## build 57
==> flow/design.v (excerpt) <==
module layer #(
    parameter DATA_WIDTH = 8,                  
    parameter INPUT_SIZE = 28,                  
    parameter KERNEL_SIZE = 3,                
    parameter POOL_SIZE = 2,                    
    parameter STRIDE = 1,                          
    parameter ACTIVATION_TYPE = 1'b1,        
    parameter POOL_TYPE = 1'b1                     
)(
    input clk, global_rst, ce,
    input [DATA_WIDTH-1:0] myInput,
    input [KERNEL_SIZE*KERNEL_SIZE*DATA_WIDTH-1:0] weight,
    input [DATA_WIDTH-1:0] bias,
    output [DATA_WIDTH-1:0] data_out,
    output valid_op, 
    output end_op
);
Size: ~4,100 cells after synthesis, roughly 740 flip-flops, about 100 I/O pins, about 38,000 µm² of cells after synthesis.
Settings: LEC_CHECK=0, CAP_MARGIN=20, CELL_PAD_IN_SITES_DETAIL_PLACEMENT=0, CORE_MARGIN=7, CORE_UTILIZATION=25, CTS_CLUSTER_SIZE=74, PLACE_DENSITY_LB_ADDON=0.14, SETUP_SLACK_MARGIN=0.85, SLEW_MARGIN=0; clock period 5.71 ns.
run.sh (not shown) runs the stock make flow with config.mk's settings and CLKGATE_MAP_FILE=.
diff inputs: build 57 => build 7
Settings: CTS_CLUSTER_SIZE removed (was 74); CELL_PAD_IN_SITES_DETAIL_PLACEMENT removed (was 0); SLEW_MARGIN changed from 0 to 20; CORE_MARGIN changed from 7 to 2; SETUP_SLACK_MARGIN removed (was 0.85); CORE_UTILIZATION changed from 25 to 40; PLACE_DENSITY_LB_ADDON removed (was 0.14); the clock period (ns, I/O delays scaled along) changed from 5.71 to 4.49.
[summary]
Clock-buffer cell count is lower on build 7
Going from build 57 to build 7, total chip power grew by 27%; static leakage increased about 3%; placed wire-length estimate after detailed placement went down; total routed wirelength lost about 14%.
### build 7 -> build 24
Settings: putting ABC_AREA at 1 where nothing was set; putting SETUP_SLACK_MARGIN at 0.32 where nothing was set; putting PLACE_DENSITY at 0.39 where nothing was set; swapping 40 for 72 in CORE_UTILIZATION; putting CTS_CLUSTER_SIZE at 10 where nothing was set; swapping 4.49 for 1.08 in the clock period (ns, I/O delays scaled along).
In build 24 the area fraction in mux cells turned out 13 points lower than in build 7.
In build 24, initial core utilization is higher than in build 7.
The run showing the greater register share after synthesis is build 7.
Build 24: aborted in 5_1_grt (tool error)
The following lists how build 5 was set up differently from build 24:
Settings: SETUP_SLACK_MARGIN: 0.32 -> unset; PLACE_DENSITY: 0.39 -> unset; CTS_CLUSTER_SIZE: 10 -> unset; CORE_UTILIZATION: 72 -> 69; the clock period (ns, I/O delays scaled along): 1.08 -> 2.88.
--- outcome ---
- Ran to the end and failed final checks on setup timing: build 5.
- Diff build 24..build 5 | yosys-reported design area after synthesis | unchanged
- Side by side, floorplan core area turned out higher in build 5 than in build 24.
- As far as register area share after synthesis goes, build 5 and build 24 are indistinguishable; the numbers are identical.
- Summary of build 5 over build 24: share of flip-flops with an asynchronous set or reset after synthesis has remained practically unchanged; number of buffers added to fix hold violations after cts decreased 1; share of the core filled by cells before placement decreased by 3.2 points relative to the old numbers; cell total after placement fell by 383.


== run 1 ==
Starting RTL as in the previous note.
clock: 2.32 ns
lec_check: 0
abc_area: 1
cap_margin: 20
core_margin: 2
core_utilization: 72
cts_cluster_diameter: 400
cts_cluster_size: 10
place_density_lb_addon: 0.08
setup_slack_margin: -0.2
slew_margin: 40
STATUS run=run 1 STAGES=ALL_DONE FINAL_CHECKS=FAILED CAUSE=negative setup slack
Input changes introduced in run 2 (baseline for comparison: run 1):
# run 1
export LEC_CHECK = 0
export ABC_AREA = 1
export CAP_MARGIN = 20
export CORE_MARGIN = 2
export CORE_UTILIZATION = 72
export CTS_CLUSTER_DIAMETER = 400
export CTS_CLUSTER_SIZE = 10
export PLACE_DENSITY_LB_ADDON = 0.08
export SETUP_SLACK_MARGIN = -0.2
export SLEW_MARGIN = 40
create_clock -name core_clock -period 2.32 [get_ports {clk}]
# run 2
export LEC_CHECK = 0
export CAP_MARGIN = 20
export CORE_MARGIN = 2
export CORE_UTILIZATION = 61
export SLEW_MARGIN = 20
create_clock -name core_clock -period 4.49 [get_ports {clk}]
Findings:
Taking run 1 as the reference point, the area of the multi-input gates of run 2 falls by about 3%. Sequential share of layout area delta for run 2 relative to run 1: 3.6 points higher. Run 1 ended up with primary input to flip-flop as its worst hold path class; run 2 ended up with flip-flop to flip-flop. Run 2 gives less combinational power than run 1 did. Delta (run 2 minus run 1): share of the cycle needed by the critical path after routing dropped 92 points, cell area dropped about 11%, area fraction in xor and xnor cells climbed 3.2 points. Run 2 finished all stages; the layout is clean.
diff inputs: run 2 => run 3
# run 2
export LEC_CHECK = 0
export CAP_MARGIN = 20
export CORE_MARGIN = 2
export CORE_UTILIZATION = 61
export SLEW_MARGIN = 20
create_clock -name core_clock -period 4.49 [get_ports {clk}]
# run 3
export LEC_CHECK = 0
export ABC_AREA = 1
export CAP_MARGIN = 20
export CORE_ASPECT_RATIO = 1.42
export CORE_MARGIN = 2
export CORE_UTILIZATION = 72
export CTS_CLUSTER_SIZE = 10
export PLACE_DENSITY_LB_ADDON = 0.17
export SETUP_SLACK_MARGIN = 0.32
export SLEW_MARGIN = 20
create_clock -name core_clock -period 1.08 [get_ports {clk}]
## What came out
Against run 2, run 3 reports a post-synthesis compound-gate area fraction that is higher.
Lower area figure in the yosys stat output goes to run 2 over run 3.
Compared with run 2, routability-driven placement congestion ratio in run 3 increased by more than 10%.
Run status, run 3: aborted in global routing, error GRT-0116
The following lists how run 4 was set up differently from run 3:
# run 3
export LEC_CHECK = 0
export ABC_AREA = 1
export CAP_MARGIN = 20
export CORE_ASPECT_RATIO = 1.42
export CORE_MARGIN = 2
export CORE_UTILIZATION = 72
export CTS_CLUSTER_SIZE = 10
export PLACE_DENSITY_LB_ADDON = 0.17
export SETUP_SLACK_MARGIN = 0.32
export SLEW_MARGIN = 20
create_clock -name core_clock -period 1.08 [get_ports {clk}]
# run 4
export LEC_CHECK = 0
export ABC_AREA = 1
export CAP_MARGIN = 20
export CORE_ASPECT_RATIO = 1.39
export CORE_MARGIN = 2
export CORE_UTILIZATION = 72
export CTS_CLUSTER_SIZE = 10
export PLACE_DENSITY_LB_ADDON = 0.12
export SETUP_SLACK_MARGIN = 0.32
export SLEW_MARGIN = 20
create_clock -name core_clock -period 1.08 [get_ports {clk}]
For the x dimension of the die, run 4 came in about 1% higher than run 3 did.
Reported for run 3 and run 4, area after synthesis turned out identical to the last digit.
Re number of synthesized flops with an enable pin: no difference whatsoever between run 3 and run 4.
From run 3 to run 4, mean instance size in the synthesized netlist did not move at all.
The higher placer's final routability congestion estimate came out of run 3.
Against run 3, run 4 comes in about 1% lower on die outline height.
Looking at total instance count after detailed placement, run 4 sits 29 lower than run 3 does.
I/O pin count: run 4 vs run 3 identical
FAIL run 4 @ clock tree synthesis: tool exited with error
The initial cell density of the core of run 4 and that of run 3 are within noise of each other.
Run 3 and run 4 ended up with nearly the same die size.
On placed wire-length estimate after detailed placement, the higher figure sits with run 3, not run 4.


== run A ==
layer again, from the RTL that the note above started with.
export LEC_CHECK = 0
export ABC_AREA = 0
export CAP_MARGIN = 20
export CELL_PAD_IN_SITES_DETAIL_PLACEMENT = 0
export CELL_PAD_IN_SITES_GLOBAL_PLACEMENT = 2
export CORE_MARGIN = 2
export CORE_UTILIZATION = 21
export CTS_CLUSTER_SIZE = 36
export GPL_TIMING_DRIVEN = 1
export MAX_ROUTING_LAYER = met5
export MIN_ROUTING_LAYER = met1
export PLACE_DENSITY_LB_ADDON = 0.28
export SETUP_SLACK_MARGIN = 0.68
export SLEW_MARGIN = 15
create_clock -name core_clock -period 5.5 [get_ports {clk}]
## Diff of input files: run B against run A
- MAX_ROUTING_LAYER changed from met5 to met4
- CORE_ASPECT_RATIO newly set to 1.88
- SLEW_MARGIN changed from 15 to 25
- CORE_MARGIN changed from 2 to 6
- TNS_END_PERCENT newly set to 30
- GPL_TIMING_DRIVEN changed from 1 to 0
- HOLD_SLACK_MARGIN newly set to 0.3
- CTS_CLUSTER_SIZE changed from 36 to 44
- the clock period (ns, I/O delays scaled along) changed from 5.5 to 3.28
Results
- Run A vs run B, largest power group: clock vs combinational cells
- Completing all stages was not enough for run B: its layout failed the final checks because of setup timing.
- For power, dividing the value from run A by the value from run B gives 0.52.
- Summary — worst setup slack after placement, run B relative to run A: lower, by 2.47 ns.
- Run B ends up with higher power dissipated in sequential cells than run A does.
- Required time at the endpoint of the critical path was lower in run B than in run A.
- Compared with run A, in run B ratio of total power to cell area +76%, overall die height +39%, vias after detailed routing +about 6%.
Modified inputs, run C compared to run B
- changing CORE_UTILIZATION from 21 to 58
- removing TNS_END_PERCENT (formerly 30)
- removing CORE_ASPECT_RATIO (formerly 1.88)
- changing SETUP_SLACK_MARGIN from 0.68 to 0.67
- changing GPL_TIMING_DRIVEN from 0 to 1
- removing HOLD_SLACK_MARGIN (formerly 0.3)
- changing CTS_CLUSTER_SIZE from 44 to 36
- changing CORE_MARGIN from 6 to 2
- changing SLEW_MARGIN from 25 to 20
- changing CELL_PAD_IN_SITES_GLOBAL_PLACEMENT from 2 to 1
- changing MAX_ROUTING_LAYER from met4 to met5
- changing the clock period (ns, I/O delays scaled along) from 3.28 to 3.38
==> results <==
In run C the implementation ran to completion but is not tape-out ready, as the final checks report setup timing. [run C] HPWL after detailed placement fell 40% relative to run B. Total power draw was higher in run B than in run C. Run B → run C: horizontal die dimension shows a reduction of 62 um; clock latency of the later-clocked register in the worst-skew pair shows a reduction of 0.03 ns.
The inputs of run D differ from those of run C as listed below.
- SETUP_SLACK_MARGIN now 1.48, was 0.67
- CORE_UTILIZATION now 57, was 58
- CELL_PAD_IN_SITES_GLOBAL_PLACEMENT now 0, was 1
- the clock period (ns, I/O delays scaled along) now 5.5, was 3.38
Findings:
Run D has completed all stages; timing, DRC and antenna checks passed. Final checks on run C, whose flow otherwise completed, came back failing, citing setup timing. NOTE global-route wire length before repair run C->run D decreased by a few percent. Compared with run C, in run D portion of netlist area occupied by mux cells flat, final critical-path setup slack up 1.58 ns, part of the power in combinational logic down 4.7 points, transition time of the tightest slew-check pin up 0.12 ns, total routing resource utilization after global routing down 2.2 points. Run comparison: run C launching instance or port of the critical path myInput[3]; run D launching instance or port of the critical path weight[34].
## Diff of input files: run E against run D
- PLACE_DENSITY newly set to 0.65
- CORE_UTILIZATION changed from 57 to 71
- SETUP_SLACK_MARGIN changed from 1.48 to 0.13
- PLACE_DENSITY_LB_ADDON removed (was 0.28)
- the clock period (ns, I/O delays scaled along) changed from 5.5 to 2.49
[summary]
From the logs: run E reached the end of the flow and failed the layout checks with setup timing. Looking at non-clock buffer area fraction after layout, run E sits above run D. Run E vs run D: via count of the routed design up by more than 10%. [run E] layout overhead on the synthesized area rose 9.7 points relative to run D. Run E vs run D: maximum number of pins on one net before global-route repair up by more than half. Comparing initial DRC count for run E and run D, the smaller number came from run D. Number of well-tap cells placed ended up 176 lower on run E than on run D. Run E reports its launch point of the critical path as conv.MAC[5].genblk1.genblk1.sr.tmp[24][6]$_SDFFE_PP0P_ while run D reports weight[34]. Higher worst-case register-to-register setup slack among run E and run D: run D. Diff run D -> run E: power in sequential cells climbed about 120%, buffer count excluding the clock tree in the final layout climbed 313.
Power is estimated from default activity; no workload was simulated.
